Design tlb, start of the top module:
module tlb
(
    input  wire                      clk,
    input  wire [               18:0] s0_vppn    ,
    input  wire                       s0_va_bit12,
    input  wire [                9:0] s0_asid    ,
    output wire                       s0_found   ,
    output wire [$clog2(16)-1:0] s0_index   ,  
    output wire [               19:0] s0_ppn     ,
    output wire [                5:0] s0_ps      ,
    output wire [                1:0] s0_plv     ,
    output wire [                1:0] s0_mat     ,
    output wire                       s0_d       ,
    output wire                       s0_v       ,
    input  wire [               18:0] s1_vppn    ,
    input  wire                       s1_va_bit12,
    input  wire [                9:0] s1_asid    ,
    output wire                       s1_found   ,
    output wire [$clog2(16)-1:0] s1_index   ,
    output wire [               19:0] s1_ppn     ,
    output wire [                5:0] s1_ps      ,
    output wire [                1:0] s1_plv     ,
    output wire [                1:0] s1_mat     ,
    output wire                       s1_d       ,
    output wire                       s1_v       ,
    input  wire                      invtlb_valid,
    input  wire [               4:0] invtlb_op   ,
    input  wire                       we     ,
    input  wire [$clog2(16)-1:0] w_index,
    input  wire                       w_e    ,
    input  wire [               18:0] w_vppn ,
    input  wire [                5:0] w_ps   ,
    input  wire [                9:0] w_asid ,
    input  wire                       w_g    ,
    input  wire [               19:0] w_ppn0 ,
    input  wire [                1:0] w_plv0 ,
    input  wire [                1:0] w_mat0 ,
    input  wire                       w_d0   ,
    input  wire                       w_v0   ,
    input  wire [               19:0] w_ppn1 ,
    input  wire [                1:0] w_plv1 ,
    input  wire [                1:0] w_mat1 ,
    input  wire                       w_d1   ,
    input  wire                       w_v1   ,
    input  wire [$clog2(16)-1:0] r_index,
    output wire                       r_e    ,
    output wire [               18:0] r_vppn ,
    output wire [                5:0] r_ps   ,
  ...
For scale: roughly 6400 cells after synthesis, ~330 I/O pins, ~85000 sq um of cells after synthesis.
export LEC_CHECK = 0
export CAP_MARGIN = 35
export CELL_PAD_IN_SITES_DETAIL_PLACEMENT = 0
export CELL_PAD_IN_SITES_GLOBAL_PLACEMENT = 1
export CORE_ASPECT_RATIO = 0.71
export CORE_MARGIN = 2
export CORE_UTILIZATION = 66
export CTS_CLUSTER_SIZE = 57
export GPL_ROUTABILITY_DRIVEN = 0
export PLACE_DENSITY = 0.65
export SETUP_SLACK_MARGIN = 0.71
export SLEW_MARGIN = 20
export TNS_END_PERCENT = 45
create_clock -name core_clock -period 5.57 [get_ports {clk}]
run.sh (not shown) runs the stock make flow with config.mk's settings and CLKGATE_MAP_FILE=.
The baseline finished but fails on setup timing.
Change:
==> flow/config.mk (replaced) <==
export PLATFORM = sky130hd
export DESIGN_NAME = tlb
export DESIGN_NICKNAME = tlb
export VERILOG_FILES = /design/flow/design.v
export SDC_FILE = /design/flow/constraint.sdc
export NUM_CORES = 4
export LEC_CHECK = 0
export CAP_MARGIN = 20
export CORE_MARGIN = 2
export CORE_UTILIZATION = 58
export SLEW_MARGIN = 20
==> flow/constraint.sdc (replaced) <==
create_clock -name core_clock -period 5.63 [get_ports {clk}]
set_input_delay 1.1260 -clock core_clock [delete_from_list [all_inputs] [get_ports {clk}]]
set_output_delay 1.1260 -clock core_clock [all_outputs]
set_load 0.01 [all_outputs]
After rerunning: The changed run reached the layout checks and failed them: setup timing. Critical path depth goes down by 1. Via count goes down by a few percent. Cell count goes up by a few percent. Wire length goes down by a few percent. Sequential cell count is unchanged. Design area goes up by a few percent. Total power goes up slightly. Clock power goes up by a few percent.
Change:
--- a/flow/config.mk
+++ b/flow/config.mk
@@ -8,4 +8,5 @@
 export CAP_MARGIN = 20
 export CORE_MARGIN = 2
-export CORE_UTILIZATION = 58
+export CORE_UTILIZATION = 61
+export SETUP_SLACK_MARGIN = 0.3
 export SLEW_MARGIN = 20
==> flow/constraint.sdc (replaced) <==
create_clock -name core_clock -period 9.89 [get_ports {clk}]
set_input_delay 1.9780 -clock core_clock [delete_from_list [all_inputs] [get_ports {clk}]]
set_output_delay 1.9780 -clock core_clock [all_outputs]
set_load 0.01 [all_outputs]
After rerunning:
- This time the run finished with timing, DRC and antenna clean
- wire length decreases by about 10%
- setup slack improved by 1.3 ns
- cell area decreases by 14%
- via count decreases by about 9%
- global-route usage decreases by 1.6 points
- synthesized area does not change
- utilization decreases by 7.5 points
- count of clock-buffer cells in the layout increases by 1
- die area decreases by about 5%
- first-iteration DRC count increases by 3.4%

* * *

tlb again, from the RTL that the note above started with.
Settings: LEC_CHECK=0, ABC_AREA=0, CAP_MARGIN=35, CELL_PAD_IN_SITES_DETAIL_PLACEMENT=2, CELL_PAD_IN_SITES_GLOBAL_PLACEMENT=1, CORE_ASPECT_RATIO=1.18, CORE_MARGIN=6, CORE_UTILIZATION=37, CTS_CLUSTER_DIAMETER=100, CTS_CLUSTER_SIZE=77, GPL_ROUTABILITY_DRIVEN=1, HOLD_SLACK_MARGIN=-0.01, MIN_ROUTING_LAYER=met2, PLACE_DENSITY=0.9, SETUP_SLACK_MARGIN=0.79, SLEW_MARGIN=30, TNS_END_PERCENT=90; clock period 6.36 ns.
The first run stopped in global routing, error GRT-0116.
Rerun with:
- ABC_AREA: 0 -> not set
- CAP_MARGIN: 35 -> 5
- CELL_PAD_IN_SITES_DETAIL_PLACEMENT: 2 -> not set
- CELL_PAD_IN_SITES_GLOBAL_PLACEMENT: 1 -> not set
- CORE_ASPECT_RATIO: 1.18 -> not set
- CORE_MARGIN: 6 -> 2
- CORE_UTILIZATION: 37 -> 40
- CTS_CLUSTER_DIAMETER: 100 -> not set
- CTS_CLUSTER_SIZE: 77 -> not set
- GPL_ROUTABILITY_DRIVEN: 1 -> not set
- HOLD_SLACK_MARGIN: -0.01 -> not set
- MAX_ROUTING_LAYER: not set -> met4
- MIN_ROUTING_LAYER: met2 -> not set
- PLACE_DENSITY: 0.9 -> not set
- SETUP_SLACK_MARGIN: 0.79 -> 1.31
- SLEW_MARGIN: 30 -> 10
- TNS_END_PERCENT: 90 -> 95
- clock period: 6.36 -> 10.0 ns (I/O delays scaled with it)
Outcome:
- This time the run completed without violations
- synthesized area does not change
- die area goes down by roughly a tenth
- synthesized cell count does not change
Rerun with:
- CAP_MARGIN: 5 -> 10
- CORE_ASPECT_RATIO: not set -> 0.92
- CORE_UTILIZATION: 40 -> 72
- CTS_CLUSTER_DIAMETER: not set -> 376
- CTS_CLUSTER_SIZE: not set -> 15
- MAX_ROUTING_LAYER: met4 -> not set
- SETUP_SLACK_MARGIN: 1.31 -> 1.17
- SLEW_MARGIN: 10 -> 20
- TNS_END_PERCENT: 95 -> not set
- clock period: 10.0 -> 4.55 ns (I/O delays scaled with it)
- The changed run aborted during global routing with GRT-0232
- area after synthesis is unchanged
- die size is lower by well over a third
- synthesized cell count is unchanged
Rerun with:
- ABC_AREA: not set -> 1
- HOLD_SLACK_MARGIN: not set -> 0.28
- SETUP_SLACK_MARGIN: 1.17 -> -0.22
=> The new run aborted during global routing on GRT-0232; synthesized cell count came out higher by 77%; die area came out higher by 7.7%; area after synthesis came out higher by about 8%.

* * *

Starting RTL as in the previous note.
==> flow/design.v (excerpt) <==
module tlb
(
    input  wire                      clk,
    input  wire [               18:0] s0_vppn    ,
    input  wire                       s0_va_bit12,
    input  wire [                9:0] s0_asid    ,
    output wire                       s0_found   ,
    output wire [$clog2(16)-1:0] s0_index   ,  
    output wire [               19:0] s0_ppn     ,
    output wire [                5:0] s0_ps      ,
    output wire [                1:0] s0_plv     ,
    output wire [                1:0] s0_mat     ,
    output wire                       s0_d       ,
    output wire                       s0_v       ,
    input  wire [               18:0] s1_vppn    ,
    input  wire                       s1_va_bit12,
    input  wire [                9:0] s1_asid    ,
    output wire                       s1_found   ,
    output wire [$clog2(16)-1:0] s1_index   ,
    output wire [               19:0] s1_ppn     ,
    output wire [                5:0] s1_ps      ,
    output wire [                1:0] s1_plv     ,
    output wire [                1:0] s1_mat     ,
    output wire                       s1_d       ,
    output wire                       s1_v       ,
    input  wire                      invtlb_valid,
    input  wire [               4:0] invtlb_op   ,
    input  wire                       we     ,
    input  wire [$clog2(16)-1:0] w_index,
    input  wire                       w_e    ,
    input  wire [               18:0] w_vppn ,
    input  wire [                5:0] w_ps   ,
    input  wire [                9:0] w_asid ,
    input  wire                       w_g    ,
    input  wire [               19:0] w_ppn0 ,
    input  wire [                1:0] w_plv0 ,
    input  wire [                1:0] w_mat0 ,
    input  wire                       w_d0   ,
    input  wire                       w_v0   ,
    input  wire [               19:0] w_ppn1 ,
    input  wire [                1:0] w_plv1 ,
    input  wire [                1:0] w_mat1 ,
  ...
make LEC_CHECK=0 CAP_MARGIN=20 CORE_MARGIN=7 CORE_UTILIZATION=72 CTS_CLUSTER_SIZE=69 GPL_ROUTABILITY_DRIVEN=0 GPL_TIMING_DRIVEN=1 SETUP_SLACK_MARGIN=1.06 SLEW_MARGIN=40 finish   # period 7.59 ns
The baseline died in global routing (5_1_grt) (ODB-0269).
Change:
- CAP_MARGIN: 20 -> 5
- CORE_MARGIN: 7 -> 2
- CORE_UTILIZATION: 72 -> 65
- CTS_CLUSTER_SIZE: 69 -> not set
- GPL_ROUTABILITY_DRIVEN: 0 -> not set
- GPL_TIMING_DRIVEN: 1 -> not set
- SETUP_SLACK_MARGIN: 1.06 -> 0.51
- SLEW_MARGIN: 40 -> 20
- clock period: 7.59 -> 5.63 ns (I/O delays scaled with it)
This time the run ran to the end with violations: max-capacitance violations, max-slew violations, negative setup slack.
Synthesized area does not change.
Die size is higher by 4.5%.
Synthesized cell count is unchanged.
Change:
- CAP_MARGIN: 5 -> 20
- CTS_CLUSTER_DIAMETER: not set -> 238
- MAX_ROUTING_LAYER: not set -> met4
- SETUP_SLACK_MARGIN: 0.51 -> 0.3
- clock period: 5.63 -> 8.52 ns (I/O delays scaled with it)
Result: The changed run ran to the end with no violations. Sequential share of layout area rises by 3.9 points. Synthesized area does not change. Final area shrinks by 9.4%. Routed wire length shrinks by 16%. Setup slack gains 2900 ps. First-iteration DRC count went down by 26%. Global-route usage falls by 5.6 points. Clock power went down by 36%. Total power fell by 36%. Die area does not change.
Change:
- CORE_UTILIZATION: 65 -> 72
- CTS_CLUSTER_DIAMETER: 238 -> not set
- CTS_CLUSTER_SIZE: not set -> 15
- MAX_ROUTING_LAYER: met4 -> not set
- SETUP_SLACK_MARGIN: 0.3 -> 1.17
- clock period: 8.52 -> 4.55 ns (I/O delays scaled with it)
After rerunning:
- This time the run failed in global routing (5_1_grt)
- die size is lower by 9.6%
- area after synthesis is unchanged
- synthesized cell count stays the same

* * *

tlb again, from the RTL that the note above started with.
export LEC_CHECK = 0
export ABC_AREA = 1
export CAP_MARGIN = 10
export CORE_ASPECT_RATIO = 0.92
export CORE_MARGIN = 2
export CORE_UTILIZATION = 72
export CTS_CLUSTER_DIAMETER = 191
export CTS_CLUSTER_SIZE = 15
export HOLD_SLACK_MARGIN = -0.06
export SETUP_SLACK_MARGIN = -0.22
export SLEW_MARGIN = 20
create_clock -name core_clock -period 4.25 [get_ports {clk}]
The baseline died in global routing (5_1_grt).
Rerun with:
ABC_AREA = unset   (was 1)
CAP_MARGIN = 20   (was 10)
CORE_ASPECT_RATIO = unset   (was 0.92)
CORE_UTILIZATION = 66   (was 72)
CTS_CLUSTER_DIAMETER = unset   (was 191)
CTS_CLUSTER_SIZE = 61   (was 15)
HOLD_SLACK_MARGIN = unset   (was -0.06)
SETUP_SLACK_MARGIN = -0.52   (was -0.22)
clock period = 5.49 ns   (was 4.25 ns; I/O delays follow)
Outcome:
- The changed run ran to the end with violations: negative setup slack
- area after synthesis decreases by 7.2%
- die size increases by 1.2%
- synthesized cell count decreases by 44%

* * *

tlb again, from the RTL that the note above started with.
Design tlb, start of the top module:
module tlb
(
    input  wire                      clk,
    input  wire [               18:0] s0_vppn    ,
    input  wire                       s0_va_bit12,
    input  wire [                9:0] s0_asid    ,
    output wire                       s0_found   ,
    output wire [$clog2(16)-1:0] s0_index   ,  
    output wire [               19:0] s0_ppn     ,
    output wire [                5:0] s0_ps      ,
    output wire [                1:0] s0_plv     ,
    output wire [                1:0] s0_mat     ,
    output wire                       s0_d       ,
    output wire                       s0_v       ,
    input  wire [               18:0] s1_vppn    ,
    input  wire                       s1_va_bit12,
    input  wire [                9:0] s1_asid    ,
    output wire                       s1_found   ,
    output wire [$clog2(16)-1:0] s1_index   ,
    output wire [               19:0] s1_ppn     ,
    output wire [                5:0] s1_ps      ,
    output wire [                1:0] s1_plv     ,
    output wire [                1:0] s1_mat     ,
    output wire                       s1_d       ,
    output wire                       s1_v       ,
    input  wire                      invtlb_valid,
    input  wire [               4:0] invtlb_op   ,
    input  wire                       we     ,
    input  wire [$clog2(16)-1:0] w_index,
    input  wire                       w_e    ,
    input  wire [               18:0] w_vppn ,
    input  wire [                5:0] w_ps   ,
    input  wire [                9:0] w_asid ,
    input  wire                       w_g    ,
    input  wire [               19:0] w_ppn0 ,
  ...
make LEC_CHECK=0 CAP_MARGIN=15 CELL_PAD_IN_SITES_DETAIL_PLACEMENT=0 CELL_PAD_IN_SITES_GLOBAL_PLACEMENT=1 CORE_ASPECT_RATIO=0.71 CORE_MARGIN=2 CORE_UTILIZATION=66 CTS_CLUSTER_SIZE=57 GPL_ROUTABILITY_DRIVEN=0 PLACE_DENSITY=0.65 SETUP_SLACK_MARGIN=1.46 SLEW_MARGIN=20 TNS_END_PERCENT=45 finish   # period 5.57 ns
The starting point finished but failed the layout checks on setup timing.
Next try:
==> flow/config.mk (replaced) <==
export PLATFORM = sky130hd
export DESIGN_NAME = tlb
export DESIGN_NICKNAME = tlb
export VERILOG_FILES = /design/flow/design.v
export SDC_FILE = /design/flow/constraint.sdc
export NUM_CORES = 4
export LEC_CHECK = 0
export CAP_MARGIN = 20
export CORE_MARGIN = 2
export CORE_UTILIZATION = 40
export SETUP_SLACK_MARGIN = 0.3
export SLEW_MARGIN = 20
==> flow/constraint.sdc (replaced) <==
create_clock -name core_clock -period 9.89 [get_ports {clk}]
set_input_delay 1.9780 -clock core_clock [delete_from_list [all_inputs] [get_ports {clk}]]
set_output_delay 1.9780 -clock core_clock [all_outputs]
set_load 0.01 [all_outputs]
=> The changed run produced a clean layout; die size came out higher by 64%; via count goes down by 19%; final area drops by 11%; wire length decreases by 14%; register-to-register slack gains 4.9 ns; utilization fell by 41 points.
Next try:
--- a/flow/config.mk
+++ b/flow/config.mk
@@ -9,4 +9,3 @@
 export CORE_MARGIN = 2
-export CORE_UTILIZATION = 40
-export SETUP_SLACK_MARGIN = 0.3
+export CORE_UTILIZATION = 58
 export SLEW_MARGIN = 20
==> flow/constraint.sdc (replaced) <==
create_clock -name core_clock -period 5.62 [get_ports {clk}]
set_input_delay 1.1240 -clock core_clock [delete_from_list [all_inputs] [get_ports {clk}]]
set_output_delay 1.1240 -clock core_clock [all_outputs]
set_load 0.01 [all_outputs]
=> The changed run finished with setup timing left. First-iteration DRC count grows by 17%. Wire length shrinks by 0.37%. Via count grows by 9.5%. Critical path depth grows by 3.
Next try:
--- a/flow/config.mk
+++ b/flow/config.mk
@@ -9,3 +9,4 @@
 export CORE_MARGIN = 2
-export CORE_UTILIZATION = 58
+export CORE_UTILIZATION = 40
+export SETUP_SLACK_MARGIN = -0.91
 export SLEW_MARGIN = 20
==> flow/constraint.sdc (replaced) <==
create_clock -name core_clock -period 9.89 [get_ports {clk}]
set_input_delay 1.9780 -clock core_clock [delete_from_list [all_inputs] [get_ports {clk}]]
set_output_delay 1.9780 -clock core_clock [all_outputs]
set_load 0.01 [all_outputs]
The new run reached the layout checks and failed them: setup timing; core utilization decreases by 29 points; global-route usage drops by 14 points; clock skew hardly moves; die area climbs by 44%; worst hold slack degrades by 0.019 ns; first-iteration DRC count decreases by 16%; area after synthesis is unchanged; synthesized cell count stays the same; routed wire length is about the same; total power goes down by 43%.
Next try:
--- a/flow/config.mk
+++ b/flow/config.mk
@@ -7,6 +7,5 @@
 export LEC_CHECK = 0
-export CAP_MARGIN = 20
+export CAP_MARGIN = 5
 export CORE_MARGIN = 2
-export CORE_UTILIZATION = 40
-export SETUP_SLACK_MARGIN = -0.91
+export CORE_UTILIZATION = 70
 export SLEW_MARGIN = 20
==> flow/constraint.sdc (replaced) <==
create_clock -name core_clock -period 6.67 [get_ports {clk}]
set_input_delay 1.3340 -clock core_clock [delete_from_list [all_inputs] [get_ports {clk}]]
set_output_delay 1.3340 -clock core_clock [all_outputs]
set_load 0.01 [all_outputs]
This time the run did not get past global routing (5_1_grt).
Synthesized area does not change.
Die area falls by 43%.
Synthesized cell count is unchanged.
Next try:
--- a/flow/config.mk
+++ b/flow/config.mk
@@ -7,5 +7,8 @@
 export LEC_CHECK = 0
-export CAP_MARGIN = 5
+export CAP_MARGIN = 20
+export CELL_PAD_IN_SITES_DETAIL_PLACEMENT = 2
+export CELL_PAD_IN_SITES_GLOBAL_PLACEMENT = 1
 export CORE_MARGIN = 2
-export CORE_UTILIZATION = 70
+export CORE_UTILIZATION = 40
+export SETUP_SLACK_MARGIN = 0.3
 export SLEW_MARGIN = 20
==> flow/constraint.sdc (replaced) <==
create_clock -name core_clock -period 10.0 [get_ports {clk}]
set_input_delay 2.0000 -clock core_clock [delete_from_list [all_inputs] [get_ports {clk}]]
set_output_delay 2.0000 -clock core_clock [all_outputs]
set_load 0.01 [all_outputs]
Effect: Now the flow finished clean; die size climbs by 74%; synthesized cell count is unchanged; synthesized area does not change.
Power is estimated from default activity; no workload was simulated.
